==> constraint.sdc <==
create_clock -name core_clock -period 8.0 [get_ports {pclk}]
set_input_delay 1.6000 -clock core_clock [delete_from_list [all_inputs] [get_ports {pclk}]]
set_output_delay 1.6000 -clock core_clock [all_outputs]
set_load 0.01 [all_outputs]
==> run.sh <==
#!/bin/bash
# the make line also repeats each setting of config.mk as NAME=value (left out here)
make -C /OpenROAD-flow-scripts/flow DESIGN_CONFIG=/design/flow/config.mk WORK_HOME=/design/flow/orfs CLKGATE_MAP_FILE= finish
==> config.mk <==
export PLATFORM = sky130hd
export DESIGN_NAME = apb_master
export DESIGN_NICKNAME = apb_master
export VERILOG_FILES = /design/flow/design.v
export SDC_FILE = /design/flow/constraint.sdc
export NUM_CORES = 4
export LEC_CHECK = 0
export CAP_MARGIN = 35
export CELL_PAD_IN_SITES_GLOBAL_PLACEMENT = 2
export CORE_MARGIN = 2
export CORE_UTILIZATION = 45
export CTS_CLUSTER_DIAMETER = 298
export CTS_CLUSTER_SIZE = 10
export HOLD_SLACK_MARGIN = 0.11
export MIN_ROUTING_LAYER = met2
export PLACE_DENSITY = 0.6
export SETUP_SLACK_MARGIN = 0.37
export SLEW_MARGIN = 20
==> design.v <==
module storage(input pclk,input we,input pwrite,input [31:0]paddr,input [31:0]pwdata,input [3:0]pstrb,output reg [31:0]prdata);
  reg [31:0]memory[0:31];
  always @(posedge pclk) begin
    if(we) begin
      		if(pstrb==4'b0) begin
            	memory[paddr[4:0]]<=pwdata;
            end
            else begin
              if (pstrb[0]) memory[paddr[4:0]][7:0]   <= pwdata[7:0];
            	if (pstrb[1]) memory[paddr[4:0]][15:8]  <= pwdata[15:8];
           		if (pstrb[2]) memory[paddr[4:0]][23:16] <= pwdata[23:16];
            	if (pstrb[3]) memory[paddr[4:0]][31:24] <= pwdata[31:24];
            end
    end
  end
  always @(*) begin
    if(pwrite) prdata=32'b0;
    else prdata=memory[paddr[4:0]];
  end
endmodule
module apb_slave( 
    input pclk,
    input psel,
    input penable,
    input preset, 
    input [31:0]paddr,
    input pwrite,
    input [2:0]pprot,
    input [31:0]pwdata,
    input [3:0]pstrb,
    output reg [31:0]prdata,
    output reg pslverr,
    output reg pready
  );
   reg ready;
   wire [31:0]rdata;
   storage m1(pclk,psel & penable & pwrite,pwrite,paddr,pwdata,pstrb,rdata);
   always @(*) begin
     ready=1'b0;
     if(psel & penable & pwrite) begin
            ready=~pready;
          end
     else if(psel & penable & ~pwrite) begin
            ready=~pready;
          end
     else if( ~penable) begin
            ready=1'b0;
          end
     pslverr=1'b0;
   end
   always @(posedge pclk)begin
     pready<=ready;
     prdata<=rdata;
   end   
 endmodule
module apb_master(
  input pclk, 
  input preset,
  input [31:0]paddr,
  input pwrite,
  input [2:0]pprot,
  input [31:0]pwdata,
  input [3:0]pstrb,
  output  reg[31:0]prdata,
  output pslverr,
  output reg penable,
  output reg [3:0]psel,
  output reg pready
);
  wire [31:0] prdata0,prdata1,prdata2,prdata3;
  wire pslverr0,pslverr1,pslverr2,pslverr3;
  wire pready0,pready1,pready2,pready3;
  apb_slave slave0 (pclk,psel[0],penable,preset,paddr,pwrite,pprot,pwdata,pstrb,prdata0,pslverr0,pready0);
  apb_slave slave1 (pclk,psel[1],penable,preset,paddr,pwrite,pprot,pwdata,pstrb,prdata1,pslverr1,pready1);
  apb_slave slave2 (pclk,psel[2],penable,preset,paddr,pwrite,pprot,pwdata,pstrb,prdata2,pslverr2,pready2);
  apb_slave slave3 (pclk,psel[3],penable,preset,paddr,pwrite,pprot,pwdata,pstrb,prdata3,pslverr3,pready3); 
  assign pslverr=pslverr0|pslverr1|pslverr2|pslverr3;
  reg [1:0]state,nextstate;
  parameter idle=2'b0,setup=2'd1,access=2'd2;
  always@(posedge pclk)begin
      if(~preset) state<=idle;
      else state<=nextstate;
  end
  always @(*) begin
    nextstate=idle;
    penable=1'b0;
    case (state)
      idle : begin
        penable=1'b0;
        if(|paddr) nextstate=setup;
        else nextstate=idle;
      end
      setup : begin
        penable=1'b0;
        if(|paddr) nextstate=access;
        else nextstate=idle;
      end
      access:  begin
        penable=1'b1;
        if ( (paddr!=4'b0) && (pready==1'b1)) nextstate=setup;
        else if( (paddr==4'b0) && (pready==1'b1)) nextstate=idle;
        else nextstate=access;
      end
       default nextstate=idle;
    endcase
    case (paddr[31:30])
        2'b00 : begin
                psel=4'b0001;
                prdata=prdata0;
                end
        2'b01 : begin
                psel=4'b0010;
                prdata=prdata1;
                end
        2'b10 : begin
                psel=4'b0100;
                prdata=prdata2;
                end
        2'b11 : begin
                psel=4'b1000;
                prdata=prdata3;
                end
    endcase
    pready=pready0|pready1|pready2|pready3;
  end
endmodule
==> results of run 1 <==
## area by class of cell
type / instances / area [um2] / area share [%]
clock buffers: 688 / 12600 / 6.95
clock inverters: 7 / 61.3 / 0.0337
well taps: 4751 / 5940 / 3.27
inverters: 2 / 7.51 / 0.00413
flip-flops and latches: 4231 / 126000 / 69.1
multi-input cells: 4114 / 32800 / 18.1
diodes: 143 / 358 / 0.197
repair buffers: 396 / 4290 / 2.36
## metrics by stage
step	cell area [um2]	instances	total power (uW)
2_1_floorplan	161000	8918	25800
3_3_place_gp	167000	13400	26900
3_5_place_dp	168000	13400	26900
4_1_cts	180000	14100	45600
5_1_grt	181000	14200	46800
6_report	182000	14300	45700
## per-layer routing
layer	GRT usage (%)	part of all wire [%]	up-vias
li1	-	-	36300
met1	-	0	36300
met2	46.9	51	32500
met3	49.6	42	2555
met4	5.16	6.0	84
met5	12.5	0.83	-
==> out/results.ini, run 1 <==
[run_status]
status=complete, no violations

[route]
vias_per_cell=7.52
ant_nets=0
drt_iter0_markers=20300
dr.pass1.iters=19
routedWlPerCell_um=33.3
vias=108000
drt-total-wl_um=477000
drc_errors=0

[floorplan]
core-area_mm2=0.356
dieArea_mm2=0.362
ios=113
die_w_um=601
fp_util_pct=45.2
rows=219
die_y_um=601

[final_timing]
hold_viol_final=0
timing.final.ws_setup_ns=2.38
setup_viol=0
finalCriticalPeriod_ns=5.62
fin_crit_sh_pct=70.3
setup_tns_ns=0
rsz0062_at_grt=false
tightest_slew_ns=1.12
timing.slew.headroom_pct=24.7
finalClockSkew_ns=0.0289
drv_slew=0
whs_ns=0.419
max_freq_mhz=178

[synth]
edf_count=4096
avgSynthCellArea_um2=18.0
netlist.area_leader.share_pct=76.6
synth_area_mm2=0.161
adder_share_pct=0
topCombFamilyByArea=multiplexers
ys_sh_aoi_pct=4.42
top_cell=edfxtp_1
yosys.cell_types.count=34
xor_share_pct=0
synthTopCellsByCount=edfxtp_1 (4096), mux2i_1 (2048), o22ai_1 (1025)
top_cells_by_area=edfxtp_1 (77%), mux2i_1 (13%), o22ai_1 (4.0%)
synthCells=8918
syn_nets=8992
ys_cells=8918
mux_share_pct=13.2
yosys.area.top_type=edfxtp_1
postSynth.asyncResetShare_pct=0
ys.warnings.count=3
synthFlopType=edfxtp_1
ys_seq_share_pct=78.2
synth_flops=4231
yosys.area_share.simple_pct=2.57
ys_area_mm2=0.161

[cts]
path_clk_slew_ns=0.06
cts.htree.levels=5
postCtsSetupBuffers=0
ctsHoldBuffers=0
clockRootBuffer=clkbuf_16
cts_tree=built
cts_inserted_buffers=461
cts-resized-gates=0
clk_latency_ns=0.99
cts_sinks=4231
clock_path_buffers=4

[worst_hold_path]
hold_path_class=reg -> reg
whs_path_depth=1
worst_hold_path.endpoint=slave3.pready
hp-start=slave3.pready

[placed_design]
gp_congestion=0.830
place_ws_ns=2.02
dp_hpwl_um=282000
port_buffers=108

[pwr]
p_switching_uw=10000
clock_power_share_pct=41.8
power_frac_comb_pct=4.7
p_per_area_mw_per_mm2=251
p_int_uw=35700
pwr-share-seq_pct=53.4
powerComb_uw=2160
p_leak_uw=0.0612
switching_share_pct=21.9
irDropWorstVdd_mv=0.197
powerClk_uw=19100
p_seq_uw=24400
power_top_consumer=sequential cells

[global_route]
antenna_found_initial=1
grt_pass1_wl_um=654000
grt.overflow.total=0
grt_pass1_vias=120000
grt_start_max_net_pins=125
grt.total_usage_pct=38.1

[finish]
area_growth_pct=13.2
fill_cells=29000
nNetsFinal=9280
fin_util_pct=51.1

[setup_path]
crit_end=prdata[29]
critPathMaxFanout=21
critPathLaunchType=primary input
endpoint_kind=primary output
r2r-start=state[1]
crit_family=buffers and inverters
worst-path-buf-inv=3
cp.arrival_ns=4.02
r2r-end=slave2.m1.memory[10][12]
worst-path-stages=4
worstPathCellList=buf_2 -> buf_4 -> mux4_2 -> clkdlybuf4s50_1
required_ns=6.40
rr_worst_depth=4
cpMaxStageDelayCell=mux4_2
worstSetupPathType=in -> out
r2r_slack_ns=4.59
crit_start=paddr[31]
cpPeakStageDelay_ns=0.67

[run]
log.warning_count=68
drv_cap=0

==> run 2, diff against run 1 <==
- ABC_AREA: default -> 1
- CAP_MARGIN: 35 -> 20
- CELL_PAD_IN_SITES_DETAIL_PLACEMENT: default -> 2
- CELL_PAD_IN_SITES_GLOBAL_PLACEMENT: 2 -> 1
- CORE_ASPECT_RATIO: default -> 0.51
- CORE_UTILIZATION: 45 -> 36
- CTS_CLUSTER_DIAMETER: 298 -> 227
- CTS_CLUSTER_SIZE: 10 -> 15
- GPL_ROUTABILITY_DRIVEN: default -> 0
- GPL_TIMING_DRIVEN: default -> 0
- HOLD_SLACK_MARGIN: 0.11 -> default
- MAX_ROUTING_LAYER: default -> met4
- MIN_ROUTING_LAYER: met2 -> default
- PLACE_DENSITY: 0.6 -> default
- SETUP_SLACK_MARGIN: 0.37 -> -0.03
- TNS_END_PERCENT: default -> 5
- clock period: 8.0 -> 3.51 ns (I/O delays scaled with it)
==> run 2 against run 1 <==
Compared with the run above: the layout now fails its checks (negative setup slack); largest cell class unchanged; power grew 120%; largest power group unchanged; synthesized cell count grew 88%; critical path depth grew 3; setup slack lost 2.8 ns; highest routed layer is now met4.
==> out/results.ini, run 2 <==
[worst_hold_path]
hp-start=pwdata[16]
whs_path_depth=1  ; unchanged
hold_path_class=in -> reg
worst_hold_path.endpoint=slave0.m1.memory[0][16]

[floorplan]
die_w_um=977  ; +62%
die_y_um=500  ; -17%
dieArea_mm2=0.489  ; +35%
rows=182  ; -17%
core-area_mm2=0.481  ; +35%
ios=113  ; unchanged
fp_util_pct=36.1  ; -9.1 points

[pwr]
powerClk_uw=35900  ; +88%
switching_share_pct=26.0  ; +4.1 points
clock_power_share_pct=36.0  ; -5.8 points
p_per_area_mw_per_mm2=509  ; +100%
irDropWorstVdd_mv=0.397  ; +100%
p_leak_uw=0.0775  ; +27%
p_switching_uw=26000  ; +160%
powerComb_uw=8370  ; +290%
power_frac_comb_pct=8.4  ; +3.7 points
pwr-share-seq_pct=55.6  ; +2.2 points
p_seq_uw=55500  ; +130%
power_top_consumer=sequential cells
p_int_uw=73800  ; +110%

[synth]
ys_sh_aoi_pct=0.374  ; -4.0 points
yosys.area_share.simple_pct=25.1  ; +23 points
top_cell=nand2_1
xor_share_pct=0  ; unchanged
top_cells_by_area=edfxtp_1 (71%), nand2_1 (23%), nor2_1 (1.7%)
synthCells=16800  ; +88%
topCombFamilyByArea=simple AND/OR/NAND/NOR gates
edf_count=4096  ; unchanged
synthFlopType=edfxtp_1
ys.warnings.count=3  ; unchanged
ys_area_mm2=0.174  ; +8.2%
synth_area_mm2=0.174  ; +8.2%
netlist.area_leader.share_pct=70.7  ; -5.8 points
adder_share_pct=0  ; unchanged
postSynth.asyncResetShare_pct=0  ; unchanged
yosys.area.top_type=edfxtp_1
yosys.cell_types.count=21  ; -38%
synthTopCellsByCount=nand2_1 (10600), edfxtp_1 (4096), nor2_1 (792)
avgSynthCellArea_um2=10.3  ; -43%
synth_flops=4231  ; unchanged
ys_cells=16800  ; +88%
mux_share_pct=0  ; -13 points
syn_nets=16900  ; +88%
ys_seq_share_pct=72.3  ; -5.9 points

[final_timing]
fin_crit_sh_pct=112  ; +42 points
timing.final.ws_setup_ns=-0.416  ; -2.79 ns
whs_ns=0.0633  ; -0.356 ns
rsz0062_at_grt=true
finalClockSkew_ns=0.0542  ; +0.0253 ns
tightest_slew_ns=1.33  ; +0.213 ns
drv_slew=0  ; unchanged
max_freq_mhz=255
finalCriticalPeriod_ns=3.93
setup_tns_ns=-372.71  ; -372.71 ns
timing.slew.headroom_pct=10.9  ; -14 points
hold_viol_final=0  ; unchanged
setup_viol=2933  ; +2933

[setup_path]
cpPeakStageDelay_ns=0.62  ; -0.05 ns
worstSetupPathType=in -> out
r2r-end=slave1.m1.memory[20][24]
cpMaxStageDelayCell=clkdlybuf4s50_1
crit_family=buffers and inverters
worst-path-buf-inv=4  ; +1
cp.arrival_ns=3.22  ; -0.80 ns
rr_worst_depth=5  ; +1
worstPathCellList=clkdlybuf4s15_2 -> nand2_4 -> clkinvlp_4 -> clkbuf_2 -> nand2_1 -> nand4_1 -> clkdlybuf4s50_1
endpoint_kind=primary output
required_ns=2.81  ; -3.59 ns
critPathLaunchType=primary input
crit_end=prdata[13]
crit_start=paddr[31]
worst-path-stages=7  ; +3
r2r_slack_ns=-0.28  ; -4.87 ns
r2r-start=state[1]
critPathMaxFanout=10  ; -52%

[route]
drt-total-wl_um=801000  ; +68%
routedWlPerCell_um=33.5  ; +0.57%
drt_iter0_markers=20500  ; +0.84%
vias_per_cell=5.57  ; -26%
drc_errors=0  ; unchanged
vias=133000  ; +24%
ant_nets=0  ; unchanged
dr.pass1.iters=7  ; -12

[global_route]
grt.total_usage_pct=32.9  ; -5.2 points
grt_start_max_net_pins=77  ; -38%
grt_pass1_vias=134000  ; +12%
grt_pass1_wl_um=1090000  ; +67%
antenna_found_initial=116  ; +115
grt.overflow.total=0  ; unchanged

[finish]
area_growth_pct=12.8
fin_util_pct=40.7  ; -10 points
final-instance-count-excl-fill=24000  ; +67%
nNetsFinal=17400  ; +88%

[placed_design]
port_buffers=105  ; -2.8%
dp.cells=23500  ; +75%
dp_hpwl_um=579000  ; +110%

[cts]
cts.htree.levels=5  ; unchanged
clockRootBuffer=clkbuf_16
clk_latency_ns=0.99  ; about the same
clock_path_buffers=4  ; unchanged
cts_sinks=4231  ; unchanged
path_clk_slew_ns=0.07  ; about the same
cts_inserted_buffers=320  ; -31%
cts_tree=built
ctsHoldBuffers=0  ; unchanged

[run_status]
checkFailReasons=negative setup slack
status=finished with violations

[run]
log.warning_count=31  ; -54%
drv_cap=0  ; unchanged

-- run 2: timing repair --
item | in CTS | in global routing
gates resized | 355 | 95
pin swaps | 26 | 8
endpoints found under the hold margin | 0 | 0
endpoints found under the setup margin | 4163 | 3180
buffers inserted | 15 | 1
-- run 2: metal layers --
layer / part of all wire [%] / GRT usage [%]
met2: 39 / 42.9
met1: 45 / 49.8
met3: 13 / 9.28
met4: 3.0 / 8.42
met5: 0 / -
-- run 2: stage by stage --
step                      area, um2  total power (uW)  setup WS [ns]
final                        196000             99800         -0.416
after global placement       183000             64500          -5.48
after floorplan              174000             59600          0.938
after CTS                    196000             99400         -0.445
after global routing         196000            102000         -0.362
after detailed placement     186000             64600          -2.44
-- run 2: layout make-up --
class	instances	area [um2]
Fill cell	50900	285000
Sequential cell	4231	126000
Multi-Input combinational cell	11700	45500
Clock buffer	394	8410
Tap cell	6440	8060
Buffer	890	3950
Timing Repair Buffer	228	3940
Clock inverter	20	246
Antenna cell	61	153
Inverter	18	73.8
==> run 3, diff against run 2 <==
- ABC_AREA: 1 -> default
- CAP_MARGIN: 20 -> 5
- CORE_ASPECT_RATIO: 0.51 -> default
- CORE_UTILIZATION: 36 -> 60
- CTS_CLUSTER_DIAMETER: 227 -> default
- CTS_CLUSTER_SIZE: 15 -> 27
- GPL_TIMING_DRIVEN: 0 -> 1
- MAX_ROUTING_LAYER: met4 -> met5
- MIN_ROUTING_LAYER: default -> met1
- PLACE_DENSITY_LB_ADDON: default -> 0.15
- SETUP_SLACK_MARGIN: -0.03 -> 0.23
- SLEW_MARGIN: 20 -> 0
- TNS_END_PERCENT: 5 -> default
- clock period: 3.51 -> 4.47 ns (I/O delays scaled with it)
==> run 3 against run 2 <==
Compared with the run above: area after synthesis is 7.6% lower; the run now fails in detailed placement; die area fell by 44%; synthesized cell count down 47%.
==> out/results.ini, run 3 <==
[synth]
yosys.area.top_type=edfxtp_1
avgSynthCellArea_um2=18.0  ; +74%
xor_share_pct=0  ; unchanged
synth_area_mm2=0.161  ; -7.6%
top_cell=edfxtp_1
ys_sh_aoi_pct=4.42  ; +4.0 points
mux_share_pct=13.2  ; +13 points
edf_count=4096  ; unchanged
synthFlopType=edfxtp_1
topCombFamilyByArea=multiplexers
top_cells_by_area=edfxtp_1 (77%), mux2i_1 (13%), o22ai_1 (4.0%)
ys_cells=8918  ; -47%
yosys.area_share.simple_pct=2.57  ; -23 points
synth_flops=4231  ; unchanged
ys.warnings.count=3  ; unchanged
synthTopCellsByCount=edfxtp_1 (4096), mux2i_1 (2048), o22ai_1 (1025)
adder_share_pct=0  ; unchanged
syn_nets=8992  ; -47%
postSynth.asyncResetShare_pct=0  ; unchanged
ys_seq_share_pct=78.2  ; +5.9 points
yosys.cell_types.count=34  ; +62%
synthCells=8918  ; -47%
netlist.area_leader.share_pct=76.6  ; +5.8 points
ys_area_mm2=0.161  ; -7.6%

[floorplan]
die_y_um=521  ; +4.2%
ios=113  ; unchanged
die_w_um=521  ; -47%
fp_util_pct=60.4  ; +24 points
rows=189  ; +3.8%
core-area_mm2=0.266  ; -45%
dieArea_mm2=0.272  ; -44%

[placed_design]
port_buffers=108  ; +2.9%

[run_status]
tool.error=[ERROR DPL-0033] detailed placement checks failed during check placement.
status=aborted with a tool error
lastStage=detailed placement

## run 3: stage by stage
step              total power, uW  hold WS [ns]  cell area (um2)
floorplan                   46100         0.390           161000
global placement            48000         0.403           170000
==> run 4, diff against run 3 <==
- ABC_AREA: default -> 1
- CELL_PAD_IN_SITES_DETAIL_PLACEMENT: 2 -> 1
- CORE_UTILIZATION: 60 -> 42
- CTS_CLUSTER_DIAMETER: default -> 298
- CTS_CLUSTER_SIZE: 27 -> 10
- GPL_ROUTABILITY_DRIVEN: 0 -> default
- GPL_TIMING_DRIVEN: 1 -> default
- MAX_ROUTING_LAYER: met5 -> default
- MIN_ROUTING_LAYER: met1 -> met2
- PLACE_DENSITY: default -> 0.6
- PLACE_DENSITY_LB_ADDON: 0.15 -> default
- SETUP_SLACK_MARGIN: 0.23 -> 0.37
- SLEW_MARGIN: 0 -> 40
- clock period: 4.47 -> 4.13 ns (I/O delays scaled with it)
==> run 4 against run 3 <==
Compared with the run above: synthesized cell count rose by 88%; the run now finishes clean; area after synthesis increased by 8.2%; die area grew 54%.
==> out/results.ini, run 4 <==
[synth]
yosys.cell_types.count=21  ; -38%
syn_nets=16900  ; +88%
xor_share_pct=0  ; unchanged
ys.warnings.count=3  ; unchanged
ys_seq_share_pct=72.3  ; -5.9 points
synthTopCellsByCount=nand2_1 (10600), edfxtp_1 (4096), nor2_1 (792)
synthCells=16800  ; +88%
ys_area_mm2=0.174  ; +8.2%
topCombFamilyByArea=simple AND/OR/NAND/NOR gates
synth_area_mm2=0.174  ; +8.2%
edf_count=4096  ; unchanged
avgSynthCellArea_um2=10.3  ; -43%
netlist.area_leader.share_pct=70.7  ; -5.8 points
ys_sh_aoi_pct=0.374  ; -4.0 points
yosys.area_share.simple_pct=25.1  ; +23 points
top_cells_by_area=edfxtp_1 (71%), nand2_1 (23%), nor2_1 (1.7%)
mux_share_pct=0  ; -13 points
synth_flops=4231  ; unchanged
top_cell=nand2_1
yosys.area.top_type=edfxtp_1
postSynth.asyncResetShare_pct=0  ; unchanged
synthFlopType=edfxtp_1
ys_cells=16800  ; +88%
adder_share_pct=0  ; unchanged

[route]
drt-total-wl_um=587000
vias=160000
routedWlPerCell_um=25.1
dr.pass1.iters=7
drt_iter0_markers=26000
drc_errors=0
vias_per_cell=6.84
ant_nets=0

[run]
drv_cap=0
log.warning_count=98

[cts]
cts_sinks=4231
clock_path_buffers=4
ctsHoldBuffers=0
cts_inserted_buffers=461
path_clk_slew_ns=0.06
clockRootBuffer=clkbuf_16
cts_tree=built
clk_latency_ns=1.07
cts.htree.levels=5

[floorplan]
die_w_um=647  ; +24%
dieArea_mm2=0.419  ; +54%
ios=113  ; unchanged
die_y_um=647  ; +24%
fp_util_pct=42.1  ; -18 points
core-area_mm2=0.413  ; +55%
rows=236  ; +25%

[global_route]
grt.overflow.total=0
grt.total_usage_pct=41.1
grt_pass1_vias=174000
grt_start_max_net_pins=155
antenna_found_initial=0
grt_pass1_wl_um=843000

[pwr]
p_switching_uw=22200
powerClk_uw=38500
switching_share_pct=24.2
pwr-share-seq_pct=51.7
powerComb_uw=5750
irDropWorstVdd_mv=0.368
p_int_uw=69400
power_top_consumer=sequential cells
power_uw=91600
p_per_area_mw_per_mm2=456
p_seq_uw=47400
power_frac_comb_pct=6.3
clock_power_share_pct=42.0
p_leak_uw=0.0817

[setup_path]
crit_family=flip-flops
required_ns=3.30
worst-path-stages=4
r2r-end=slave1.m1.memory[30][24]
cpMaxStageDelayCell=dfxtp_1
worst-path-buf-inv=2
endpoint_kind=primary output
r2r-start=state[1]
critPathMaxFanout=2
cpPeakStageDelay_ns=0.74
crit_end=prdata[23]
worstPathCellList=nand2_1 -> nand4_1 -> buf_12 -> clkdlybuf4s50_1
crit_start=slave0.prdata[23]
critPathLaunchType=flop
rr_worst_depth=6
worstSetupPathType=reg -> out
r2r_slack_ns=1.24
cp.arrival_ns=2.92

[finish]
logic_area_mm2=0.0446
final_area_mm2=0.201
flop_area_mm2=0.126
area_growth_pct=15.6
fill_cells=44600
nNetsFinal=17500

[final_timing]
tightest_slew_ns=0.908
finalCriticalPeriod_ns=3.75
timing.slew.headroom_pct=39.5
setup_viol=0
fin_crit_sh_pct=90.7
rsz0062_at_grt=false
hold_viol_final=0
drv_slew=0
finalClockSkew_ns=0.0551
max_freq_mhz=267

[placed_design]
port_buffers=108  ; unchanged
dp_hpwl_um=347000
dpl-instance-area_mm2=0.187
gp_congestion=0.857

[worst_hold_path]
worst_hold_path.endpoint=slave2.m1.memory[24][23]
hp-start=pwdata[23]
whs_path_depth=1
hold_path_class=in -> reg

[run_status]
status=complete, no violations

-- run 4: metrics by stage --
| stage | TNS [ns] | instances | utilization (%) | setup slack [ns] | hold slack [ns] |
|---|---|---|---|---|---|
| 3_5_place_dp | -0.706 | 22400 | 45.3 | -0.236 | 0.462 |
| 2_1_floorplan | 0 | 16800 | - | 1.43 | 0.392 |
| 6_report | 0 | 23400 | 48.7 | 0.384 | 0.0541 |
| 5_1_grt | 0 | 23200 | 48.6 | 0.373 | 0.0373 |
| 4_1_cts | 0 | 23200 | 48.5 | 0.373 | 0.00576 |
| 3_3_place_gp | -0.701 | 22400 | 45.3 | -0.220 | 0.431 |
-- run 4: final cells by class --
type / instances / share of cell area, %
Multi-Input combinational cell: 11700 / 22.2
Antenna cell: 196 / 0.244
Timing Repair Buffer: 1026 / 5.01
Clock inverter: 15 / 0.104
Clock buffer: 783 / 6.42
Sequential cell: 4231 / 62.6
Inverter: 18 / 0.0479
Tap cell: 5474 / 3.41
-- run 4: layer usage --
metal	vias up	global-route usage, %	part of all wire (%)
met1	55800	-	0
met3	3541	53.3	41
met2	44900	50.1	51
li1	55800	-	-
met4	113	6.76	6.9
met5	-	16.4	0.99
-- run 4: what timing repair did --
item	in CTS	in global routing
resized	19	1
gates cloned	1	0
endpoints found under the setup margin	27	1
pin swaps	5	0
buffers inserted	5	0
==> run 5, diff against run 4 <==
- ABC_AREA: 1 -> default
- CAP_MARGIN: 5 -> 20
- CELL_PAD_IN_SITES_DETAIL_PLACEMENT: 1 -> default
- CELL_PAD_IN_SITES_GLOBAL_PLACEMENT: 1 -> default
- CORE_UTILIZATION: 42 -> 70
- CTS_CLUSTER_DIAMETER: 298 -> default
- CTS_CLUSTER_SIZE: 10 -> default
- MIN_ROUTING_LAYER: met2 -> default
- SETUP_SLACK_MARGIN: 0.37 -> default
- SLEW_MARGIN: 40 -> 20
- clock period: 4.13 -> 3.13 ns (I/O delays scaled with it)
==> run 5 against run 4 <==
Compared with the run above: combinational power fell by 5.2%; design area fell by 6.8%; area after synthesis fell by 7.6%; non-clock buffer count rose by 279; setup slack got worse by 0.35 ns; clock power rose by 23%; flip-flop count did not move; sequential share of layout area rose by 4.5 points; sequential power rose by 32%; cell count fell by 43%; global-route usage fell by 5.8 points; first-iteration DRC count fell by 55%.
==> out/results.ini, run 5 <==
[run_status]
status=complete, no violations

[setup_path]
worstPathCellList=mux4_2 -> clkdlybuf4s50_1
critPathLaunchType=flop
required_ns=2.50  ; -0.80 ns
crit_start=slave0.prdata[5]
cp.arrival_ns=2.47  ; -0.45 ns
cpMaxStageDelayCell=mux4_2
r2r-start=state[1]
cpPeakStageDelay_ns=0.61  ; -0.13 ns
worstSetupPathType=reg -> out
worst-path-buf-inv=1  ; -1
worst-path-stages=2  ; -2
crit_end=prdata[5]
crit_family=multiplexers
r2r-end=slave0.m1.memory[5][14]
rr_worst_depth=5  ; -1
critPathMaxFanout=2  ; unchanged
r2r_slack_ns=0.55  ; -0.69 ns
endpoint_kind=primary output

[pwr]
irDropWorstVdd_mv=0.656  ; +78%
switching_share_pct=20.6  ; -3.7 points
p_switching_uw=23700  ; +6.9%
p_int_uw=91600  ; +32%
pwr-share-seq_pct=54.1  ; +2.4 points
powerComb_uw=5450  ; -5.2%
p_leak_uw=0.0665  ; -19%
p_seq_uw=62400  ; +32%
p_per_area_mw_per_mm2=615  ; +35%
clock_power_share_pct=41.2  ; -0.8 points
power_top_consumer=sequential cells
powerClk_uw=47500  ; +23%
power_frac_comb_pct=4.7  ; -1.6 points

[final_timing]
tightest_slew_ns=1.17  ; +0.258 ns
finalCriticalPeriod_ns=3.10
rsz0062_at_grt=false
fin_crit_sh_pct=98.9  ; +8.2 points
max_freq_mhz=323
timing.slew.headroom_pct=21.5  ; -18 points
setup_viol=0  ; unchanged
hold_viol_final=0  ; unchanged
timing.final.ws_setup_ns=0.0333  ; -0.351 ns
drv_slew=0  ; unchanged
finalClockSkew_ns=0.0303  ; -0.0248 ns

[placed_design]
place_ws_ns=-0.114  ; +0.122 ns
port_buffers=108  ; unchanged
gp_congestion=0.895  ; +4.5%
dp_hpwl_um=264000  ; -24%
dp.cells=12700  ; -43%

[run]
drv_cap=0  ; unchanged
log.warning_count=41  ; -58%

[synth]
synth_flops=4231  ; unchanged
netlist.area_leader.share_pct=76.6  ; +5.8 points
yosys.area.top_type=edfxtp_1
ys_area_mm2=0.161  ; -7.6%
mux_share_pct=13.2  ; +13 points
synthTopCellsByCount=edfxtp_1 (4096), mux2i_1 (2048), o22ai_1 (1025)
synthFlopType=edfxtp_1
yosys.area_share.simple_pct=2.57  ; -23 points
ys.warnings.count=3  ; unchanged
top_cell=edfxtp_1
xor_share_pct=0  ; unchanged
syn_nets=8992  ; -47%
avgSynthCellArea_um2=18.0  ; +74%
synth_area_mm2=0.161  ; -7.6%
ys_cells=8918  ; -47%
yosys.cell_types.count=34  ; +62%
adder_share_pct=0  ; unchanged
edf_count=4096  ; unchanged
top_cells_by_area=edfxtp_1 (77%), mux2i_1 (13%), o22ai_1 (4.0%)
synthCells=8918  ; -47%
topCombFamilyByArea=multiplexers
ys_seq_share_pct=78.2  ; +5.9 points
ys_sh_aoi_pct=4.42  ; +4.0 points
postSynth.asyncResetShare_pct=0  ; unchanged

[floorplan]
core-area_mm2=0.228  ; -45%
rows=175  ; -26%
ios=113  ; unchanged
die_y_um=483  ; -25%
dieArea_mm2=0.233  ; -44%
die_w_um=483  ; -25%
fp_util_pct=70.5  ; +28 points

[route]
drt-total-wl_um=416000  ; -29%
routedWlPerCell_um=31.0  ; +24%
vias_per_cell=6.67  ; -2.5%
drc_errors=0  ; unchanged
dr.pass1.iters=5  ; -2
drt_iter0_markers=11800  ; -55%
vias=89500  ; -44%
ant_nets=0  ; unchanged

[cts]
cts_inserted_buffers=412  ; -11%
cts_tree=built
clockRootBuffer=clkbuf_16
clock_path_buffers=4  ; unchanged
clk_latency_ns=0.97  ; -0.10 ns
cts.htree.levels=5  ; unchanged
postCtsSetupBuffers=0  ; -5
cts_sinks=4231  ; unchanged
path_clk_slew_ns=0.06  ; about the same

[global_route]
grt_pass1_vias=88400  ; -49%
grt.total_usage_pct=35.3  ; -5.8 points
grt_start_max_net_pins=129  ; -17%
grt_pass1_wl_um=596000  ; -29%
grt.overflow.total=0  ; unchanged
antenna_found_initial=48  ; +48

[finish]
nNetsFinal=10100  ; -42%
area_growth_pct=16.6
final-instance-count-excl-fill=13400  ; -43%
fin_util_pct=82.3  ; +34 points
fill_cells=11100  ; -75%

[worst_hold_path]
hp-start=pwdata[0]
whs_path_depth=1  ; unchanged
hold_path_class=in -> reg
worst_hold_path.endpoint=slave0.m1.memory[7][0]

[run 5: cell type report]
| type | instances | area (um2) | share of cell area (%) |
|---|---|---|---|
| well taps | 3009 | 3760 | 2.01 |
| repair buffers | 1305 | 12300 | 6.57 |
| flip-flops and latches | 4231 | 126000 | 67.1 |
| multi-input cells | 4114 | 32700 | 17.4 |
| clock inverters | 174 | 1550 | 0.825 |
| diodes | 21 | 52.6 | 0.0280 |
| inverters | 2 | 7.51 | 0.00401 |
| clock buffers | 562 | 11300 | 6.04 |
[run 5: per-layer routing]
layer  share of wire, %  wire (um)  GRT usage [%]
met1                 38     157000           49.0
met2                 48     198000           55.4
met3                9.7      40500           6.76
met4                4.9      20500           16.1
met5              0.018         73              0
[run 5: per-stage QoR]
| step | setup TNS, ns | instance area (um2) | power, uW | hold WS [ns] |
|---|---|---|---|---|
| floorplan | 0 | 161000 | 65900 | 0.390 |
| global placement | -0.247 | 174000 | 68800 | 0.400 |
| detailed placement | -0.867 | 174000 | 68900 | 0.407 |
| CTS | 0 | 187000 | 115000 | 0.107 |
| global route | 0 | 187000 | 118000 | 0.130 |
| finish | 0 | 187000 | 115000 | 0.160 |
[run 5: timing repair]
action                                  4_1_cts  5_1_grt
cloned                                        0        0
gates resized                                 8        1
hold buffers                                  2        0
endpoints found under the setup margin        8        1
endpoints found under the hold margin         6        0
pin swaps                                     0        0
==> run 6, diff against run 5 <==
- CORE_UTILIZATION: 70 -> 59
- clock period: 3.13 -> 6.49 ns (I/O delays scaled with it)
==> run 6 against run 5 <==
Compared with the run above: area after synthesis unchanged; largest power group unchanged; sequential power down 52%; critical path type is now in -> out; register-to-register slack better by 3.0 ns.
==> out/results.ini, run 6 <==
[setup_path]
critPathLaunchType=primary input
cpPeakStageDelay_ns=0.68  ; +0.07 ns
endpoint_kind=primary output
worstPathCellList=buf_4 -> buf_4 -> mux4_2 -> clkdlybuf4s50_1
r2r_slack_ns=3.54  ; +2.99 ns
r2r-end=slave1.m1.memory[18][24]
cpMaxStageDelayCell=mux4_2
worstSetupPathType=in -> out
crit_start=paddr[30]
critPathMaxFanout=31  ; +29
crit_family=buffers and inverters
rr_worst_depth=4  ; -1
worst-path-stages=4  ; +2
crit_path_frequent_cell=buf_4
worst-path-buf-inv=3  ; +2
crit_end=prdata[30]
r2r-start=state[1]
cp.arrival_ns=3.65  ; +1.18 ns
required_ns=5.19  ; +2.69 ns

[final_timing]
rsz0062_at_grt=false
setup_tns_ns=0  ; unchanged
tightest_slew_ns=1.11  ; -0.0536 ns
finalClockSkew_ns=0.0305  ; +0.000173 ns
setup_viol=0  ; unchanged
timing.slew.headroom_pct=25.8  ; +4.3 points
max_freq_mhz=202
fin_crit_sh_pct=76.2  ; -23 points
finalCriticalPeriod_ns=4.94
hold_viol_final=0  ; unchanged
drv_slew=0  ; unchanged

[synth]
top_cell=edfxtp_1
edf_count=4096  ; unchanged
avgSynthCellArea_um2=18.0  ; unchanged
ys_seq_share_pct=78.2  ; unchanged
postSynth.asyncResetShare_pct=0  ; unchanged
yosys.cell_types.count=34  ; unchanged
mux_share_pct=13.2  ; unchanged
synthTopCellsByCount=edfxtp_1 (4096), mux2i_1 (2048), o22ai_1 (1025)
synth_flops=4231  ; unchanged
synthCells=8918  ; unchanged
yosys.area.top_type=edfxtp_1
topCombFamilyByArea=multiplexers
ys_cells=8918  ; unchanged
yosys.area_share.simple_pct=2.57  ; unchanged
ys_sh_aoi_pct=4.42  ; unchanged
synthFlopType=edfxtp_1
ys_area_mm2=0.161  ; unchanged
netlist.area_leader.share_pct=76.6  ; unchanged
xor_share_pct=0  ; unchanged
ys.warnings.count=3  ; unchanged
adder_share_pct=0  ; unchanged
syn_nets=8992  ; unchanged
synth_area_mm2=0.161  ; unchanged
top_cells_by_area=edfxtp_1 (77%), mux2i_1 (13%), o22ai_1 (4.0%)

[route]
vias=83600  ; -6.6%
vias_per_cell=6.39  ; -4.1%
ant_nets=0  ; unchanged
drc_errors=0  ; unchanged
routedWlPerCell_um=32.3  ; +4.1%
dr.pass1.iters=6  ; +1
drt_iter0_markers=9289  ; -21%
drt-total-wl_um=422000  ; +1.4%

[global_route]
grt_pass1_vias=80900  ; -8.5%
grt.overflow.total=0  ; unchanged
grt_start_max_net_pins=129  ; unchanged
antenna_found_initial=35  ; -27%
grt.total_usage_pct=30.1  ; -5.3 points
grt_pass1_wl_um=593000  ; -0.65%

[cts]
clk_latency_ns=0.95  ; -0.02 ns
clock_path_buffers=4  ; unchanged
cts.htree.levels=5  ; unchanged
cts_tree=built
cts-resized-gates=0  ; -8
ctsHoldBuffers=0  ; -2
cts_sinks=4231  ; unchanged
postCtsSetupBuffers=0  ; unchanged
path_clk_slew_ns=0.06  ; about the same
cts_inserted_buffers=416  ; +0.97%
clockRootBuffer=clkbuf_16

[run]
log.warning_count=56  ; +37%
drv_cap=0  ; unchanged

[pwr]
clock_power_share_pct=42.2  ; +1.0 points
irDropWorstVdd_mv=0.276  ; -58%
pwr-share-seq_pct=53.5  ; -0.6 points
p_int_uw=44500  ; -51%
powerComb_uw=2390  ; -56%
power_frac_comb_pct=4.2  ; -0.5 points
p_seq_uw=30100  ; -52%
power_uw=56200  ; -51%
power_top_consumer=sequential cells
p_per_area_mw_per_mm2=313  ; -49%
switching_share_pct=20.8  ; +0.19 points
p_switching_uw=11700  ; -51%
p_leak_uw=0.0612  ; -8.1%
powerClk_uw=23700  ; -50%

[worst_hold_path]
hp-start=slave3.pready
whs_path_depth=1  ; unchanged
worst_hold_path.endpoint=slave3.pready
hold_path_class=reg -> reg

[floorplan]
rows=191  ; +9.1%
die_y_um=526  ; +8.9%
dieArea_mm2=0.276  ; +18%
core-area_mm2=0.271  ; +19%
die_w_um=526  ; +8.9%
ios=113  ; unchanged
fp_util_pct=59.3  ; -11 points

[finish]
final-instance-count-excl-fill=13100  ; -2.6%
area_growth_pct=11.9
nNetsFinal=9205  ; -9.2%

[placed_design]
dp.cells=12300  ; -3.0%
port_buffers=108  ; unchanged
dp_hpwl_um=254000  ; -3.9%
gp_congestion=0.845  ; -5.7%

[run_status]
status=complete, no violations

==> run 6: routing by layer <==
metal / wire length [um] / part of all wire [%] / global-route usage [%] / vias up
met3: 31900 / 7.6 / 4.93 / 609
met1: 178000 / 42 / 43.7 / 43300
met2: 198000 / 47 / 47.2 / 3297
met4: 14000 / 3.3 / 9.11 / 4
li1: - / - / - / 36400
met5: 20 / 0.0047 / 0 / -
==> run 6: metrics by stage <==
| step | hold WS [ns] | util [%] | area (um2) | setup slack (ns) |
|---|---|---|---|---|
| after floorplan | 0.390 | - | 161000 | 2.62 |
| after global placement | 0.402 | 61.4 | 166000 | 1.52 |
| after detailed placement | 0.407 | 61.4 | 166000 | 1.49 |
| after CTS | 0.416 | 66.4 | 180000 | 1.49 |
| after global routing | 0.445 | 66.4 | 180000 | 1.48 |
| final | 0.412 | 66.4 | 180000 | 1.55 |
==> run 6: final cells by class <==
type	instances	area, um2
clock inverters	225	2030
well taps	3570	4470
multi-input cells	4114	32700
flip-flops and latches	4231	126000
inverters	2	7.51
diodes	10	25.0
fillers	18300	90900
clock buffers	551	11500
repair buffers	366	3450
==> run 7, diff against run 6 <==
- CAP_MARGIN: 20 -> 25
- CORE_ASPECT_RATIO: default -> 0.65
- CORE_UTILIZATION: 59 -> 70
- PLACE_DENSITY: 0.6 -> default
- PLACE_DENSITY_LB_ADDON: default -> 0.04
- SETUP_SLACK_MARGIN: default -> 0.91
- SLEW_MARGIN: 20 -> 0
- clock period: 6.49 -> 3.09 ns (I/O delays scaled with it)
==> run 7 against run 6 <==
Compared with the run above: still clean on timing, DRC and antenna; global-route usage rose by 7.7 points; clock skew increased by 0.0010 ns; critical path depth shrank 2; first-iteration DRC count rose by 59%; non-clock buffer count grew 709; synthesized cell count is the same; sequential share of layout area decreased by 3.4 points; register-to-register slack worse by 2.6 ns; flip-flop count unchanged; wire length is 6.2% higher; clock power rose by 95%.
==> out/results.ini, run 7 <==
[synth]
postSynth.asyncResetShare_pct=0  ; unchanged
yosys.area_share.simple_pct=2.57  ; unchanged
top_cells_by_area=edfxtp_1 (77%), mux2i_1 (13%), o22ai_1 (4.0%)
synthCells=8918  ; unchanged
ys_cells=8918  ; unchanged
yosys.cell_types.count=34  ; unchanged
ys_seq_share_pct=78.2  ; unchanged
mux_share_pct=13.2  ; unchanged
xor_share_pct=0  ; unchanged
ys_sh_aoi_pct=4.42  ; unchanged
yosys.area.top_type=edfxtp_1
ys.warnings.count=3  ; unchanged
edf_count=4096  ; unchanged
top_cell=edfxtp_1
adder_share_pct=0  ; unchanged
synth_flops=4231  ; unchanged
ys_area_mm2=0.161  ; unchanged
synth_area_mm2=0.161  ; unchanged
avgSynthCellArea_um2=18.0  ; unchanged
synthTopCellsByCount=edfxtp_1 (4096), mux2i_1 (2048), o22ai_1 (1025)
synthFlopType=edfxtp_1
topCombFamilyByArea=multiplexers
netlist.area_leader.share_pct=76.6  ; unchanged
syn_nets=8992  ; unchanged

[cts]
clock_path_buffers=4  ; unchanged
cts_tree=built
path_clk_slew_ns=0.07  ; about the same
cts.htree.levels=5  ; unchanged
cts_sinks=4231  ; unchanged
clockRootBuffer=clkbuf_16
clk_latency_ns=0.89  ; -0.06 ns
cts_inserted_buffers=368  ; -12%

[pwr]
pwr-share-seq_pct=54.8  ; +1.3 points
power_uw=115000  ; +110%
p_per_area_mw_per_mm2=610  ; +95%
switching_share_pct=21.0  ; +0.26 points
irDropWorstVdd_mv=0.638  ; +130%
p_seq_uw=63300  ; +110%
power_frac_comb_pct=5.2  ; +1.0 points
power_top_consumer=sequential cells
powerComb_uw=6010  ; +150%
clock_power_share_pct=40.0  ; -2.2 points
p_int_uw=91100  ; +100%
powerClk_uw=46100  ; +95%
p_leak_uw=0.0655  ; +7.2%
p_switching_uw=24300  ; +110%

[setup_path]
endpoint_kind=primary output
cpPeakStageDelay_ns=0.67  ; about the same
crit_end=prdata[24]
critPathMaxFanout=1  ; -97%
critPathLaunchType=flop
r2r_slack_ns=0.93  ; -2.61 ns
rr_worst_depth=7  ; +3
cp.arrival_ns=2.15  ; -1.50 ns
cpMaxStageDelayCell=mux4_2
crit_start=slave1.prdata[24]
required_ns=2.47  ; -2.72 ns
r2r-start=state[1]
worst-path-buf-inv=1  ; -2
worstSetupPathType=reg -> out
crit_family=multiplexers
r2r-end=slave0.m1.memory[27][2]
worst-path-stages=2  ; -2
worstPathCellList=mux4_2 -> buf_6

[final_timing]
hold_viol_final=0  ; unchanged
finalCriticalPeriod_ns=2.76
max_freq_mhz=362
rsz0062_at_grt=true
fin_crit_sh_pct=89.4  ; +13 points
timing.final.ws_setup_ns=0.327  ; -1.22 ns
finalClockSkew_ns=0.0315  ; +0.00102 ns
timing.slew.headroom_pct=34.8  ; +9.0 points
drv_slew=0  ; unchanged
setup_viol=0  ; unchanged
tightest_slew_ns=0.977  ; -0.135 ns

[finish]
nNetsFinal=9866  ; +7.2%
fill_cells=10400  ; -43%
final-instance-count-excl-fill=13200  ; +0.83%
area_growth_pct=17.7

[worst_hold_path]
worst_hold_path.endpoint=slave0.pready
hold_path_class=in -> reg
hp-start=paddr[31]
whs_path_depth=2  ; +1

[route]
ant_nets=0  ; unchanged
drt_iter0_markers=14800  ; +59%
dr.pass1.iters=6  ; unchanged
vias=91700  ; +9.7%
vias_per_cell=6.96  ; +8.8%
drc_errors=0  ; unchanged
routedWlPerCell_um=34.0  ; +5.3%
drt-total-wl_um=448000  ; +6.2%

[floorplan]
dieArea_mm2=0.233  ; -16%
ios=113  ; unchanged
die_y_um=390  ; -26%
die_w_um=598  ; +14%
core-area_mm2=0.228  ; -16%
rows=141  ; -26%
fp_util_pct=70.5  ; +11 points

[placed_design]
port_buffers=108  ; unchanged
dp_hpwl_um=282000  ; +11%
gp_congestion=0.912  ; +7.9%
dp.cells=12500  ; +1.5%
place_ws_ns=-0.246  ; -1.73 ns

[global_route]
antenna_found_initial=26  ; -26%
grt.total_usage_pct=37.8  ; +7.7 points
grt.overflow.total=0  ; unchanged
grt_pass1_vias=87600  ; +8.3%
grt_start_max_net_pins=129  ; unchanged
grt_pass1_wl_um=623000  ; +5.1%

[run]
drv_cap=0  ; unchanged
log.warning_count=36  ; -36%

[run_status]
status=complete, no violations

[run 7: area by class of cell]
cell class                      count  area [um2]  share of cell area [%]
Tap cell                         3074        3850                    2.03
Timing Repair Buffer             1075       11700                    6.18
Antenna cell                       10        25.0                  0.0132
Multi-Input combinational cell   4114       35800                    18.9
Sequential cell                  4231      126000                    66.5
Clock buffer                      499       10300                    5.46
Inverter                            2        7.51                 0.00397
Clock inverter                    172        1620                   0.856
[run 7: per-layer routing]
metal | up-vias | routed length [um] | global-route usage (%)
met2 | 6632 | 196000 | 53.8
met3 | 869 | 64400 | 10.1
li1 | 37700 | - | -
met4 | 12 | 19600 | 14.5
met5 | - | 88 | 0
met1 | 46500 | 168000 | 56.8
[run 7: per-stage QoR]
stage | hold slack [ns] | TNS [ns] | util (%) | instance area (um2)
6_report | 0.0926 | 0 | 83.0 | 189000
5_1_grt | 0.0712 | 0 | 83.0 | 189000
4_1_cts | 0.0242 | 0 | 82.6 | 188000
3_5_place_dp | 0.432 | -4.01 | 77.2 | 176000
3_3_place_gp | 0.401 | -2.00 | 77.2 | 176000
2_1_floorplan | 0.390 | 0 | - | 163000
[run 7: timing repair]
item | in CTS | in global routing
endpoints found under the hold margin | 1 | 0
gates resized | 274 | 129
hold buffers | 1 | 0
endpoints found under the setup margin | 3298 | 680
pin swaps | 5 | 10
gates cloned | 0 | 10
setup buffers | 8 | 15
==> run 8, diff against run 7 <==
- CORE_ASPECT_RATIO: 0.65 -> 0.92
- CORE_UTILIZATION: 70 -> 72
- CTS_CLUSTER_SIZE: default -> 13
- PLACE_DENSITY_LB_ADDON: 0.04 -> 0.24
- SETUP_SLACK_MARGIN: 0.91 -> 0.61
- SLEW_MARGIN: 0 -> 35
==> run 8 against run 7 <==
Compared with the run above: area after synthesis unchanged; non-clock buffer count increased by 191; sequential power about the same; highest routed layer unchanged; first-iteration DRC count increased by 3.0%; still clean on timing, DRC and antenna; sequential share of layout area increased by 0.84 points; register-to-register slack got worse by 0.19 ns; critical path type unchanged; combinational power decreased by 4.7%.
==> out/results.ini, run 8 <==
[run_status]
status=complete, no violations

[setup_path]
crit_start=slave0.prdata[17]
cp.arrival_ns=2.17  ; +0.02 ns
endpoint_kind=primary output
critPathLaunchType=flop
rr_worst_depth=6  ; -1
r2r-start=state[1]
crit_family=multiplexers
worstPathCellList=mux4_2 -> buf_6
r2r-end=slave3.m1.memory[26][26]
worstSetupPathType=reg -> out
worst-path-buf-inv=1  ; unchanged
crit_end=prdata[17]
worst-path-stages=2  ; unchanged
required_ns=2.47  ; about the same
r2r_slack_ns=0.74  ; -0.19 ns
critPathMaxFanout=1  ; unchanged
cpPeakStageDelay_ns=0.64  ; -0.03 ns
cpMaxStageDelayCell=mux4_2

[worst_hold_path]
hp-start=pwdata[17]
hold_path_class=in -> reg
worst_hold_path.endpoint=slave0.m1.memory[10][17]
whs_path_depth=1  ; -1

[floorplan]
dieArea_mm2=0.227  ; -2.8%
core-area_mm2=0.222  ; -2.5%
fp_util_pct=72.4  ; +1.8 points
die_w_um=496  ; -17%
rows=166  ; +18%
ios=113  ; unchanged
die_y_um=457  ; +17%

[cts]
clockRootBuffer=clkbuf_16
cts_inserted_buffers=406  ; +10%
clk_latency_ns=1.00  ; +0.11 ns
clock_path_buffers=4  ; unchanged
cts_sinks=4231  ; unchanged
cts_tree=built
path_clk_slew_ns=0.06  ; about the same
cts.htree.levels=5  ; unchanged

[global_route]
grt.overflow.total=0  ; unchanged
met1_usage_pct=52.8  ; -4.0 points
grt_start_max_net_pins=129  ; unchanged
grt_pass1_wl_um=632000  ; +1.4%
grt.total_usage_pct=38.9  ; +1.1 points
antenna_found_initial=32  ; +23%
grt_pass1_vias=92600  ; +5.7%
top_usage_layer=met2
grtUsageMet3_pct=8.93  ; -1.2 points
met2_usage_pct=59.5  ; +5.7 points

[synth]
yosys.cell_types.count=34  ; unchanged
top_cells_by_area=edfxtp_1 (77%), mux2i_1 (13%), o22ai_1 (4.0%)
adder_share_pct=0  ; unchanged
synth_area_mm2=0.161  ; unchanged
edf_count=4096  ; unchanged
ys_cells=8918  ; unchanged
synthFlopType=edfxtp_1
mux_share_pct=13.2  ; unchanged
xor_share_pct=0  ; unchanged
ys_seq_share_pct=78.2  ; unchanged
postSynth.asyncResetShare_pct=0  ; unchanged
ys_sh_aoi_pct=4.42  ; unchanged
yosys.area_share.simple_pct=2.57  ; unchanged
netlist.area_leader.share_pct=76.6  ; unchanged
synthCells=8918  ; unchanged
ys.warnings.count=3  ; unchanged
avgSynthCellArea_um2=18.0  ; unchanged
synthTopCellsByCount=edfxtp_1 (4096), mux2i_1 (2048), o22ai_1 (1025)
yosys.area.top_type=edfxtp_1
top_cell=edfxtp_1
ys_area_mm2=0.161  ; unchanged
syn_nets=8992  ; unchanged
topCombFamilyByArea=multiplexers
synth_flops=4231  ; unchanged

[final_timing]
timing.final.ws_setup_ns=0.299  ; -0.0275 ns
hold_viol_final=0  ; unchanged
fin_crit_sh_pct=90.3  ; +0.89 points
drv_slew=0  ; unchanged
timing.slew.headroom_pct=24.3  ; -11 points
whs_ns=0.0452  ; -0.0474 ns
max_freq_mhz=358  ; -0.99%
rsz0062_at_grt=true
setup_viol=0  ; unchanged
finalClockSkew_ns=0.0439  ; +0.0124 ns
tightest_slew_ns=1.14  ; +0.158 ns
finalCriticalPeriod_ns=2.79  ; +0.0275 ns

[pwr]
p_seq_uw=63200  ; about the same
powerClk_uw=46500  ; +0.9%
irDropWorstVdd_mv=0.572  ; -10%
pwr-share-seq_pct=54.8  ; about the same
switching_share_pct=20.9  ; -0.098 points
p_switching_uw=24200  ; -0.35%
p_per_area_mw_per_mm2=618  ; +1.4%
clock_power_share_pct=40.3  ; +0.3 points
power_frac_comb_pct=5.0  ; -0.2 points
power_top_consumer=sequential cells
p_int_uw=91300  ; +0.24%
p_leak_uw=0.0661  ; +0.77%
powerComb_uw=5730  ; -4.7%

[placed_design]
gp_congestion=0.907  ; -0.55%
place_ws_ns=-0.428  ; -0.183 ns
port_buffers=108  ; unchanged
dpl-instance-area_mm2=0.174  ; -0.83%
dp.cells=12500  ; +0.70%
dp_hpwl_um=263000  ; -6.7%

[route]
drt-total-wl_um=444000  ; -0.87%
drc_errors=0  ; unchanged
vias=94100  ; +2.6%
routedWlPerCell_um=33.4  ; -1.7%
ant_nets=0  ; unchanged
dr.pass1.iters=8  ; +2
drt_iter0_markers=15200  ; +3.0%
vias_per_cell=7.09  ; +1.8%

[finish]
flop_area_mm2=0.126  ; about the same
nNetsFinal=10100  ; +2.3%
fill_cells=9231  ; -12%
logic_area_mm2=0.0327  ; -8.6%
area_growth_pct=16.3
final_area_mm2=0.187  ; -1.3%
final-instance-count-excl-fill=13300  ; +0.79%
fin_util_pct=84.1  ; +1.1 points

[run]
log.warning_count=56  ; +56%
drv_cap=0  ; unchanged

## run 8: final cells by class
type                    count  area share, %
inverters                   2        0.00402
flip-flops and latches   4231           67.4
well taps                2940           1.97
repair buffers           1266           6.59
multi-input cells        4114           17.5
clock buffers             605           6.12
clock inverters            99          0.389
diodes                     24         0.0322
## run 8: repair_timing
action | in CTS | in global routing
hold buffers | 2 | 0
setup endpoints to repair | 157 | 33
pin swaps | 1 | 1
resized | 229 | 13
setup buffers | 0 | 1
endpoints found under the hold margin | 8 | 0
## run 8: through the flow
step | setup TNS, ns | power (uW)
2_1_floorplan | 0 | 66800
3_3_place_gp | -41.67 | 69700
3_5_place_dp | -71.16 | 69900
4_1_cts | 0 | 115000
5_1_grt | 0 | 118000
6_report | 0 | 116000
## run 8: metal layers
layer	part of all wire, %	vias to the layer above
li1	-	38000
met5	0.026	-
met3	13	1364
met4	6.4	14
met1	34	46900
met2	47	7819
==> run 9, diff against run 8 <==
- CAP_MARGIN: 25 -> 20
- CORE_ASPECT_RATIO: 0.92 -> default
- CTS_CLUSTER_SIZE: 13 -> default
- PLACE_DENSITY: default -> 0.37
- PLACE_DENSITY_LB_ADDON: 0.24 -> default
- SETUP_SLACK_MARGIN: 0.61 -> default
- SLEW_MARGIN: 35 -> 20
- TNS_END_PERCENT: default -> 10
- clock period: 3.09 -> 5.18 ns (I/O delays scaled with it)
==> run 9 against run 8 <==
Compared with the run above: clock power decreased by 39%; synthesized cell count is the same; sequential power shrank about 40%; setup slack better by 0.66 ns; die area is essentially flat; sequential share of layout area is 2.9 points higher; design area decreased by 4.3%; non-clock buffer count decreased by 840; count of clock-buffer cells in the layout shrank 78; critical endpoint is now prdata[10]; highest routed layer unchanged.
==> out/results.ini, run 9 <==
[final_timing]
setup_viol=0  ; unchanged
hold_viol_final=0  ; unchanged
drv_slew=0  ; unchanged
fin_crit_sh_pct=81.5  ; -8.8 points
timing.slew.headroom_pct=20.3  ; -4.0 points
setup_tns_ns=0  ; unchanged
whs_ns=0.426  ; +0.381 ns
finalClockSkew_ns=0.0396  ; -0.00431 ns
tightest_slew_ns=1.20  ; +0.0605 ns
finalCriticalPeriod_ns=4.22
rsz0062_at_grt=false
max_freq_mhz=237

[route]
vias=86100  ; -8.5%
dr.pass1.iters=6  ; -2
drc_errors=0  ; unchanged
drt-total-wl_um=403000  ; -9.2%
ant_nets=0  ; unchanged
drt_iter0_markers=11500  ; -24%
vias_per_cell=6.90  ; -2.6%
routedWlPerCell_um=32.3  ; -3.4%

[finish]
fill_cells=11400  ; +24%
nNetsFinal=9259  ; -8.3%
fin_util_pct=80.5  ; -3.6 points
area_growth_pct=11.3

[setup_path]
r2r-start=state[1]
crit_path_frequent_cell=buf_4
cp.arrival_ns=3.19  ; +1.02 ns
worst-path-stages=4  ; +2
r2r-end=slave0.m1.memory[0][8]
cpPeakStageDelay_ns=0.63  ; about the same
worst-path-buf-inv=3  ; +2
crit_family=buffers and inverters
worstSetupPathType=in -> out
worstPathCellList=buf_4 -> buf_4 -> mux4_2 -> clkdlybuf4s50_1
critPathMaxFanout=24  ; +23
r2r_slack_ns=2.25  ; +1.51 ns
critPathLaunchType=primary input
crit_end=prdata[10]
rr_worst_depth=6  ; unchanged
cpMaxStageDelayCell=mux4_2
crit_start=paddr[30]
required_ns=4.14  ; +1.67 ns
endpoint_kind=primary output

[run]
drv_cap=0  ; unchanged
log.warning_count=58  ; +3.6%

[global_route]
grt_pass1_wl_um=573000  ; -9.3%
grt.overflow.total=0  ; unchanged
antenna_found_initial=42  ; +31%
grt.total_usage_pct=35.1  ; -3.8 points
grt_start_max_net_pins=138  ; +7.0%
grt_pass1_vias=83200  ; -10%

[cts]
clockRootBuffer=clkbuf_16
path_clk_slew_ns=0.06  ; about the same
postCtsSetupBuffers=0  ; unchanged
cts.htree.levels=5  ; unchanged
cts-resized-gates=0  ; -100%
cts_inserted_buffers=410  ; +0.99%
clk_latency_ns=0.97  ; -0.03 ns
clock_path_buffers=4  ; unchanged
ctsHoldBuffers=0  ; -2
cts_sinks=4231  ; unchanged
cts_tree=built

[synth]
synthCells=8918  ; unchanged
synth_flops=4231  ; unchanged
synthFlopType=edfxtp_1
synth_area_mm2=0.161  ; unchanged
ys_cells=8918  ; unchanged
syn_nets=8992  ; unchanged
topCombFamilyByArea=multiplexers
yosys.area_share.simple_pct=2.57  ; unchanged
ys.warnings.count=3  ; unchanged
xor_share_pct=0  ; unchanged
top_cells_by_area=edfxtp_1 (77%), mux2i_1 (13%), o22ai_1 (4.0%)
top_cell=edfxtp_1
synthTopCellsByCount=edfxtp_1 (4096), mux2i_1 (2048), o22ai_1 (1025)
ys_area_mm2=0.161  ; unchanged
yosys.area.top_type=edfxtp_1
mux_share_pct=13.2  ; unchanged
postSynth.asyncResetShare_pct=0  ; unchanged
netlist.area_leader.share_pct=76.6  ; unchanged
ys_sh_aoi_pct=4.42  ; unchanged
yosys.cell_types.count=34  ; unchanged
edf_count=4096  ; unchanged
ys_seq_share_pct=78.2  ; unchanged
avgSynthCellArea_um2=18.0  ; unchanged
adder_share_pct=0  ; unchanged

[pwr]
powerComb_uw=2980  ; -48%
power_uw=69000  ; -40%
p_per_area_mw_per_mm2=386  ; -38%
clock_power_share_pct=41.0  ; +0.7 points
irDropWorstVdd_mv=0.454  ; -21%
p_switching_uw=14100  ; -42%
power_frac_comb_pct=4.3  ; -0.7 points
p_int_uw=54900  ; -40%
powerClk_uw=28300  ; -39%
power_top_consumer=sequential cells
pwr-share-seq_pct=54.6  ; -0.2 points
p_leak_uw=0.0611  ; -7.5%
p_seq_uw=37700  ; -40%
switching_share_pct=20.5  ; -0.45 points

[worst_hold_path]
worst_hold_path.endpoint=slave0.pready
hold_path_class=reg -> reg
hp-start=slave0.pready
whs_path_depth=1  ; unchanged

[floorplan]
fp_util_pct=72.3  ; about the same
die_y_um=476  ; +4.2%
ios=113  ; unchanged
die_w_um=476  ; -4.1%
rows=173  ; +4.2%
core-area_mm2=0.222  ; about the same
dieArea_mm2=0.227  ; about the same

[placed_design]
dp_hpwl_um=243000  ; -7.8%
gp_congestion=0.861  ; -5.1%
port_buffers=108  ; unchanged

[run_status]
status=complete, no violations

-- run 9: area by class of cell --
class | instances | area (um2) | area share [%]
antenna | 21 | 52.6 | 0.0294
clock buffer | 527 | 10900 | 6.10
clock inverter | 190 | 1690 | 0.945
inverter | 2 | 7.51 | 0.00420
multi-input combinational | 4114 | 32700 | 18.3
sequential | 4231 | 126000 | 70.3
tap | 2975 | 3720 | 2.08
timing repair buffer | 426 | 4040 | 2.26
-- run 9: per-layer routing --
| metal | global-route usage, % | up-vias | wire [um] |
|---|---|---|---|
| met5 | 0 | - | 27 |
| met4 | 14.5 | 4 | 17300 |
| met3 | 7.08 | 807 | 41600 |
| met2 | 54.5 | 4909 | 192000 |
| met1 | 49.8 | 44000 | 152000 |
| li1 | - | 36400 | - |
-- run 9: metrics by stage --
| stage | instance area, um2 | instances | worst slack [ns] |
|---|---|---|---|
| 2_1_floorplan | 161000 | 8918 | 1.83 |
| 3_3_place_gp | 166000 | 11700 | 0.609 |
| 3_5_place_dp | 166000 | 11700 | 0.526 |
| 4_1_cts | 179000 | 12500 | 0.961 |
| 5_1_grt | 179000 | 12500 | 0.905 |
| 6_report | 179000 | 12500 | 0.956 |
==> run 10, diff against run 9 <==
- CAP_MARGIN: 20 -> 10
- CORE_UTILIZATION: 72 -> 17
- CTS_CLUSTER_DIAMETER: default -> 71
- GPL_ROUTABILITY_DRIVEN: default -> 1
- HOLD_SLACK_MARGIN: default -> -0.02
- MAX_ROUTING_LAYER: default -> met4
- PLACE_DENSITY: 0.37 -> default
- SETUP_SLACK_MARGIN: default -> 0.79
- SLEW_MARGIN: 20 -> 15
- TNS_END_PERCENT: 10 -> 20
- clock period: 5.18 -> 3.52 ns (I/O delays scaled with it)
==> run 10 against run 9 <==
Compared with the run above: die area grew to 4.2 times the previous value; largest power group unchanged; sequential power grew 47%; via count grew 0.17%; still clean; register-to-register slack lost 1.2 ns; sequential share of layout area shrank 7.5 points.
==> out/results.ini, run 10 <==
[route]
routedWlPerCell_um=19.9  ; -38%
dr.pass1.iters=6  ; unchanged
vias=86300  ; +0.17%
drt_iter0_markers=8855  ; -23%
vias_per_cell=3.75  ; -46%
drt-total-wl_um=457000  ; +13%
ant_nets=0  ; unchanged
drc_errors=0  ; unchanged

[placed_design]
port_buffers=108  ; unchanged
dp_hpwl_um=298000  ; +23%
dpl-instance-area_mm2=0.187  ; +13%
gp_congestion=0.805  ; -6.5%

[setup_path]
crit_start=slave3.prdata[31]
worst-path-buf-inv=1  ; -2
rr_worst_depth=5  ; -1
critPathLaunchType=flop
worstSetupPathType=reg -> out
cp.arrival_ns=2.21  ; -0.98 ns
worst-path-stages=2  ; -2
worstPathCellList=mux4_2 -> buf_6
crit_family=multiplexers
cpPeakStageDelay_ns=0.72  ; +0.09 ns
r2r_slack_ns=1.03  ; -1.22 ns
required_ns=2.82  ; -1.32 ns
r2r-end=slave0.m1.memory[27][10]
endpoint_kind=primary output
cpMaxStageDelayCell=mux4_2
r2r-start=state[1]
crit_end=prdata[31]
critPathMaxFanout=1  ; -96%

[synth]
yosys.area_share.simple_pct=2.57  ; unchanged
synthCells=8918  ; unchanged
netlist.area_leader.share_pct=76.6  ; unchanged
xor_share_pct=0  ; unchanged
edf_count=4096  ; unchanged
syn_nets=8992  ; unchanged
mux_share_pct=13.2  ; unchanged
ys_area_mm2=0.161  ; unchanged
synth_flops=4231  ; unchanged
adder_share_pct=0  ; unchanged
ys_cells=8918  ; unchanged
topCombFamilyByArea=multiplexers
ys.warnings.count=3  ; unchanged
synthFlopType=edfxtp_1
postSynth.asyncResetShare_pct=0  ; unchanged
avgSynthCellArea_um2=18.0  ; unchanged
ys_sh_aoi_pct=4.42  ; unchanged
ys_seq_share_pct=78.2  ; unchanged
synthTopCellsByCount=edfxtp_1 (4096), mux2i_1 (2048), o22ai_1 (1025)
top_cell=edfxtp_1
synth_area_mm2=0.161  ; unchanged
top_cells_by_area=edfxtp_1 (77%), mux2i_1 (13%), o22ai_1 (4.0%)
yosys.cell_types.count=34  ; unchanged
yosys.area.top_type=edfxtp_1

[pwr]
p_seq_uw=55500  ; +47%
p_leak_uw=0.0669  ; +9.5%
irDropWorstVdd_mv=0.385  ; -15%
power_frac_comb_pct=4.9  ; +0.6 points
pwr-share-seq_pct=53.6  ; -1.0 points
p_per_area_mw_per_mm2=517  ; +34%
p_switching_uw=21800  ; +54%
powerClk_uw=43000  ; +52%
p_int_uw=81800  ; +49%
power_top_consumer=sequential cells
switching_share_pct=21.0  ; +0.51 points
clock_power_share_pct=41.5  ; +0.5 points
powerComb_uw=5040  ; +69%

[final_timing]
hold_viol_final=0  ; unchanged
drv_slew=0  ; unchanged
tightest_slew_ns=1.17  ; -0.0275 ns
finalCriticalPeriod_ns=2.91
finalClockSkew_ns=0.0364  ; -0.00322 ns
timing.slew.headroom_pct=22.1  ; +1.8 points
fin_crit_sh_pct=82.7  ; +1.2 points
max_freq_mhz=343
setup_viol=0  ; unchanged
rsz0062_at_grt=true

[floorplan]
dieArea_mm2=0.953  ; +320%
rows=357  ; +110%
core-area_mm2=0.943  ; +320%
die_w_um=976  ; +100%
fp_util_pct=17.0  ; -55 points
ios=113  ; unchanged
die_y_um=976  ; +100%

[global_route]
grt_pass1_wl_um=638000  ; +11%
grt.total_usage_pct=9.35  ; -26 points
grt_start_max_net_pins=129  ; -6.5%
antenna_found_initial=60  ; +43%
grt_pass1_vias=85100  ; +2.3%
grt.overflow.total=0  ; unchanged

[run]
log.warning_count=41  ; -29%
drv_cap=0  ; unchanged

[worst_hold_path]
hold_path_class=in -> reg
whs_path_depth=2  ; +1
worst_hold_path.endpoint=slave0.pready
hp-start=paddr[30]

[cts]
path_clk_slew_ns=0.06  ; about the same
clockRootBuffer=clkbuf_16
cts_tree=built
cts_inserted_buffers=400  ; -2.4%
clk_latency_ns=0.93  ; -0.04 ns
cts.htree.levels=5  ; unchanged
clock_path_buffers=4  ; unchanged
cts_sinks=4231  ; unchanged

[finish]
final_area_mm2=0.200  ; +12%
fin_util_pct=21.2  ; -59 points
area_growth_pct=24.6
nNetsFinal=10200  ; +10%
flop_area_mm2=0.126  ; about the same
fill_cells=98400  ; +760%
logic_area_mm2=0.0328  ; +0.28%

[run_status]
status=complete, no violations

-- run 10: repair_timing --
item / 4_1_cts / 5_1_grt
hold buffers: 1 / 0
setup endpoints to repair: 36 / 36
buffers inserted: 0 / 3
resized: 99 / 41
hold endpoints to repair: 1 / 0
-- run 10: routing by layer --
layer / GRT usage [%] / wire length (um)
met1: 11.9 / 193000
met4: 2.70 / 14200
met3: 1.57 / 29700
met2: 15.3 / 220000
met5: - / 0
-- run 10: cell type report --
class                      instances  area share [%]
clock inverter                   217            1.11
sequential                      4231            62.8
antenna                           23          0.0287
inverter                           2         0.00375
tap                            12600            7.85
clock buffer                     513            5.37
timing repair buffer            1359            6.46
multi-input combinational       4114            16.4
-- run 10: metrics by stage --
step	total power (uW)	instances	hold WS (ns)	setup WS, ns	TNS, ns
after floorplan	58600	8918	0.390	0.837	0
after global placement	61600	22300	0.397	-0.110	-0.149
after detailed placement	61600	22300	0.408	-0.0724	-0.194
after CTS	104000	23000	0.0753	0.541	0
after global routing	106000	23000	0.0121	0.617	0
final	104000	23000	0.0421	0.608	0
Power figures rest on the tool's default switching activity, not on a simulated workload.
